== run A ==
## reuleaux
module reuleaux(input logic clk, input logic rst_n, input logic [2:0] colour,
                input logic [7:0] centre_x, input logic [6:0] centre_y, input logic [7:0] diameter,
                input logic start, output logic done,
                output logic [7:0] vga_x, output logic [6:0] vga_y,
                output logic [2:0] vga_colour, output logic vga_plot);
Settings: LEC_CHECK=0, ABC_AREA=1, CAP_MARGIN=20, CELL_PAD_IN_SITES_GLOBAL_PLACEMENT=1, CORE_ASPECT_RATIO=1.39, CORE_MARGIN=2, CORE_UTILIZATION=40, CTS_CLUSTER_DIAMETER=327, GPL_ROUTABILITY_DRIVEN=0, SLEW_MARGIN=20; clock period 34.0 ns.
run.sh (not shown) runs the stock make flow with config.mk's settings and CLKGATE_MAP_FILE=.
Edits applied to the flow inputs when going from run A to run B:
# run A
export LEC_CHECK = 0
export ABC_AREA = 1
export CAP_MARGIN = 20
export CELL_PAD_IN_SITES_GLOBAL_PLACEMENT = 1
export CORE_ASPECT_RATIO = 1.39
export CORE_MARGIN = 2
export CORE_UTILIZATION = 40
export CTS_CLUSTER_DIAMETER = 327
export GPL_ROUTABILITY_DRIVEN = 0
export SLEW_MARGIN = 20
create_clock -name core_clock -period 34.0 [get_ports {clk}]
# run B
export LEC_CHECK = 0
export CAP_MARGIN = 20
export CORE_MARGIN = 2
export CORE_UTILIZATION = 40
export SETUP_SLACK_MARGIN = 5.0
export SLEW_MARGIN = 20
create_clock -name core_clock -period 33.4 [get_ports {clk}]
Findings:
- Worst setup path endpoint: vga_x[3] -> run B, vga_y[0] -> run A
- When run B is set beside run A, its detailed placement HPWL turns out to be 17,000 microns smaller.
- In the tables for run B and run A, sequential share of layout area reads higher with run A.
- Run A → run B: area of the synthesized netlist per yosys stat lower, number of well-tap cells placed went down, critical path depth shrank by about 28%, count of clock buffers in the final design decreased by 1 relative to the old numbers.
Changes in run C relative to run B:
# run B
export LEC_CHECK = 0
export CAP_MARGIN = 20
export CORE_MARGIN = 2
export CORE_UTILIZATION = 40
export SETUP_SLACK_MARGIN = 5.0
export SLEW_MARGIN = 20
create_clock -name core_clock -period 33.4 [get_ports {clk}]
# run C
export LEC_CHECK = 0
export CAP_MARGIN = 20
export CORE_MARGIN = 2
export CORE_UTILIZATION = 61
export SETUP_SLACK_MARGIN = 5.0
export SLEW_MARGIN = 20
create_clock -name core_clock -period 18.7 [get_ports {clk}]
Notes after the runs:
- Although it ran to completion, run C produced a layout that fails the final checks because of setup timing.
- Of run B and run C, the run reporting the lower final worst-path cycle share was run B.
- On met2 routing resource usage after global routing: between run B and run C, it ends up higher for run C.
- Run C: met1 routed wirelength after detailed routing lower than run B
- Layout overhead on the synthesized area up 13 points in run C wrt run B
- Compared with run B, run C ends up with a larger final cell area.
- Via count (run C vs. run B) increases by more than 10%
- Higher routability congestion estimate was reported by run C, not run B.
- Total global-route track usage: run C > run B
- Looking at run B and run C, the hold slack is a wash.


Starting RTL as in the previous note.
==> flow/config.mk <==
export PLATFORM = sky130hd
export DESIGN_NAME = reuleaux
export DESIGN_NICKNAME = reuleaux
export VERILOG_FILES = /design/flow/design.v
export SDC_FILE = /design/flow/constraint.sdc
export NUM_CORES = 4
export LEC_CHECK = 0
export CAP_MARGIN = 20
export CORE_ASPECT_RATIO = 0.5
export CORE_MARGIN = 8
export CORE_UTILIZATION = 30
export CTS_CLUSTER_DIAMETER = 362
export CTS_CLUSTER_SIZE = 97
export SLEW_MARGIN = 20
==> flow/constraint.sdc <==
create_clock -name core_clock -period 42.8 [get_ports {clk}]
set_input_delay 8.5600 -clock core_clock [delete_from_list [all_inputs] [get_ports {clk}]]
set_output_delay 8.5600 -clock core_clock [all_outputs]
set_load 0.01 [all_outputs]
Rerun with:
Settings changed: CORE_ASPECT_RATIO 0.5 to default, CORE_MARGIN 8 to 2, CORE_UTILIZATION 30 to 53, CTS_CLUSTER_DIAMETER 362 to default, CTS_CLUSTER_SIZE 97 to default.
Clock period 42.8 ns to 17.5 ns, I/O delays scaled along.
- Now the flow ran to the end with violations: setup timing
- routed wire length came out higher by 12%
- die size is lower by 47%
- non-clock buffer count rises by 869
- core utilization increases by 40 points
- count of clock-buffer cells in the layout is unchanged
- setup slack is worse by 9.2 ns
